Design pwmblink, start of the top module:
module pwmblink(
    input  logic clk,
    input  logic rst,
    output logic RGB_R,
    output logic RGB_B,
    output logic RGB_G
);
    parameter CLKMAX = 12000000;  
    logic [31:0] counter;
    logic [8:0] x;  
    logic [7:0] sharktooth;  
    logic [7:0] red;
    logic [7:0] green;
    logic [7:0] blue;
    always_ff @(posedge clk) begin
        if (rst) begin
            counter <= 0;
            x <= 0;
            sharktooth <= 0;
        end else begin
        if (counter >= CLKMAX/360) begin
            counter <= 0;
            if (x >= 359) begin
                x <= 0;
            end
            else begin
                x <= x + 1;
            end
            end
        else begin
            counter <= counter + 1;
        end
        sharktooth <= sharktooth + 1;
        end
    end
    always_comb begin
        if(x < 60) begin
            green = 255*x/60;
            blue = 0;
            red  = 255;
        end else if (x < 120) begin
            green = 255;
            blue = 0;
            red  = 255 - 255*(x-60)/60;
        end else if (x < 180) begin
            green = 255;
            blue = 255*(x-120)/60;
            red  = 0;
        end else if (x < 240) begin
            green = 255 - 255*(x-180)/60;
            blue = 255;
            red  = 0;
  ...
export LEC_CHECK = 0
export CAP_MARGIN = 20
export CORE_MARGIN = 2
export CORE_UTILIZATION = 72
export CTS_CLUSTER_DIAMETER = 324
export MAX_ROUTING_LAYER = met4
export PLACE_DENSITY_LB_ADDON = 0.2
export SETUP_SLACK_MARGIN = 4.54
export SLEW_MARGIN = 20
export TNS_END_PERCENT = 5
create_clock -name core_clock -period 31.8 [get_ports {clk}]
run.sh (not shown) runs the stock make flow with config.mk's settings and CLKGATE_MAP_FILE=.
The baseline completed without violations.
Edit:
Settings changed: ABC_AREA from default to 1, CORE_UTILIZATION 72 to 64, CTS_CLUSTER_DIAMETER 324 to default, MAX_ROUTING_LAYER met4 to default, PLACE_DENSITY_LB_ADDON 0.2 to default, SETUP_SLACK_MARGIN 4.54 to default, TNS_END_PERCENT 5 to default.
Clock period 31.8 ns to 34.8 ns, I/O delays scaled along.
Effect:
- worst setup slack improves by 4600 ps
- non-clock buffer count decreases by 12
- die size increases by 12%
- cell area is about the same
- total power went down by 10%
- wire length came out lower by 1.9%
- final cell count grows by 16%
Edit:
Settings changed: ABC_AREA 1 to default, CORE_UTILIZATION 64 to 40, CTS_CLUSTER_DIAMETER from default to 98, MIN_ROUTING_LAYER from default to met2.
Clock period 34.8 ns to 40.0 ns, I/O delays scaled along.
The new run finished clean.
Final area came out higher by 2.0%.
Hold slack is about the same.
Global-route usage grows by 3.1 points.
Worst setup slack improved by 1300 ps.
Total power decreases by 8.2%.
Sequential share of layout area fell by 0.10 points.
Via count went up by 35%.


## build 62
Starting RTL as in the previous note.
==> flow/config.mk <==
export PLATFORM = sky130hd
export DESIGN_NAME = pwmblink
export DESIGN_NICKNAME = pwmblink
export VERILOG_FILES = /design/flow/design.v
export SDC_FILE = /design/flow/constraint.sdc
export NUM_CORES = 4
export LEC_CHECK = 0
export ABC_AREA = 1
export CAP_MARGIN = 20
export CORE_MARGIN = 2
export CORE_UTILIZATION = 72
export CTS_CLUSTER_DIAMETER = 382
export CTS_CLUSTER_SIZE = 97
export PLACE_DENSITY = 0.38
export SETUP_SLACK_MARGIN = 3.29
export SLEW_MARGIN = 20
export TNS_END_PERCENT = 10
==> flow/constraint.sdc <==
create_clock -name core_clock -period 13.5 [get_ports {clk}]
set_input_delay 2.7000 -clock core_clock [delete_from_list [all_inputs] [get_ports {clk}]]
set_output_delay 2.7000 -clock core_clock [all_outputs]
set_load 0.01 [all_outputs]
Nothing crashed in build 62 and all stages finished; the problem is that the final layout failed, the offending checks being setup timing.
Relative to build 62, the following input files were edited for build 43:
--- a/flow/config.mk
+++ b/flow/config.mk
@@ -8 +7,0 @@
-export ABC_AREA = 1
@@ -11,5 +10,2 @@
-export CORE_UTILIZATION = 72
-export CTS_CLUSTER_DIAMETER = 382
-export CTS_CLUSTER_SIZE = 97
-export PLACE_DENSITY = 0.38
-export SETUP_SLACK_MARGIN = 3.29
+export CORE_UTILIZATION = 58
+export SETUP_SLACK_MARGIN = 4.54
@@ -17 +12,0 @@
-export TNS_END_PERCENT = 10
==> flow/constraint.sdc <==
create_clock -name core_clock -period 31.8 [get_ports {clk}]
set_input_delay 6.3600 -clock core_clock [delete_from_list [all_inputs] [get_ports {clk}]]
set_output_delay 6.3600 -clock core_clock [all_outputs]
set_load 0.01 [all_outputs]
[summary]
Build 43 reached the final stage; the timing, design-rule and antenna checks on its layout passed.
Higher later-pin clock latency in the skew report goes to build 62 over build 43.
Build 43 against build 62: height of the chip increased about 11%, portion of the clock cycle consumed by the worst path in the final layout fell 38 points.
Summary of build 43 over build 62: design area has decreased; wire length of the first global-routing pass has decreased.
For build 72, these inputs were changed with respect to build 43:
--- a/flow/config.mk
+++ b/flow/config.mk
@@ -10,2 +10 @@
-export CORE_UTILIZATION = 58
-export SETUP_SLACK_MARGIN = 4.54
+export CORE_UTILIZATION = 40
==> flow/constraint.sdc <==
create_clock -name core_clock -period 40.0 [get_ports {clk}]
set_input_delay 8.0000 -clock core_clock [delete_from_list [all_inputs] [get_ports {clk}]]
set_output_delay 8.0000 -clock core_clock [all_outputs]
set_load 0.01 [all_outputs]
[summary]
From build 43 to build 72 the numbers moved as follows: non-clock buffer count increased 2; die outline area increased about 44%; number of global-route vias before repair increased about 2%; critical path depth increased 2.
Against build 43, power after layout in build 72 fell by more than 10%.
Cmp build 43 and build 72 / smallest setup slack after layout / higher: build 72
For build 75, these inputs were changed with respect to build 72:
--- a/flow/config.mk
+++ b/flow/config.mk
@@ -8 +8,2 @@
-export CAP_MARGIN = 20
+export ABC_AREA = 1
+export CAP_MARGIN = 5
@@ -10,0 +12,3 @@
+export CTS_CLUSTER_DIAMETER = 368
+export CTS_CLUSTER_SIZE = 100
+export SETUP_SLACK_MARGIN = -1.91
## What came out
- Re count of nets after finishing: build 72 and build 75 aren't equal, and the higher value belongs to build 75.
- Total detailed-routing wirelength on build 75 is ahead of build 72.
- Build 75 vs. build 72: clock group share of total power went up by 0.7 points.
For build 68, these inputs were changed with respect to build 75:
--- a/flow/config.mk
+++ b/flow/config.mk
@@ -8 +7,0 @@
-export ABC_AREA = 1
@@ -11,4 +10,2 @@
-export CORE_UTILIZATION = 40
-export CTS_CLUSTER_DIAMETER = 368
-export CTS_CLUSTER_SIZE = 100
-export SETUP_SLACK_MARGIN = -1.91
+export CORE_UTILIZATION = 68
+export CTS_CLUSTER_DIAMETER = 341
==> flow/constraint.sdc <==
create_clock -name core_clock -period 13.8 [get_ports {clk}]
set_input_delay 2.7600 -clock core_clock [delete_from_list [all_inputs] [get_ports {clk}]]
set_output_delay 2.7600 -clock core_clock [all_outputs]
set_load 0.01 [all_outputs]
Findings:
Comparing the two runs side by side, build 68 comes out ahead of build 75 on core box area.
Compared with build 75, build 68 shows a post-synthesis mux area share that is 1.4 points higher.
Between build 75 and build 68, the difference in yosys-reported design area after synthesis is negligible.
Comparing build 75 against build 68, there is no change at all in count of H-tree levels built during CTS.
Area after synthesis essentially unchanged between build 68 and build 75.
Build 75 and build 68: one clean run, build 75; the rest did not finish clean.
Power is estimated from default activity; no workload was simulated.
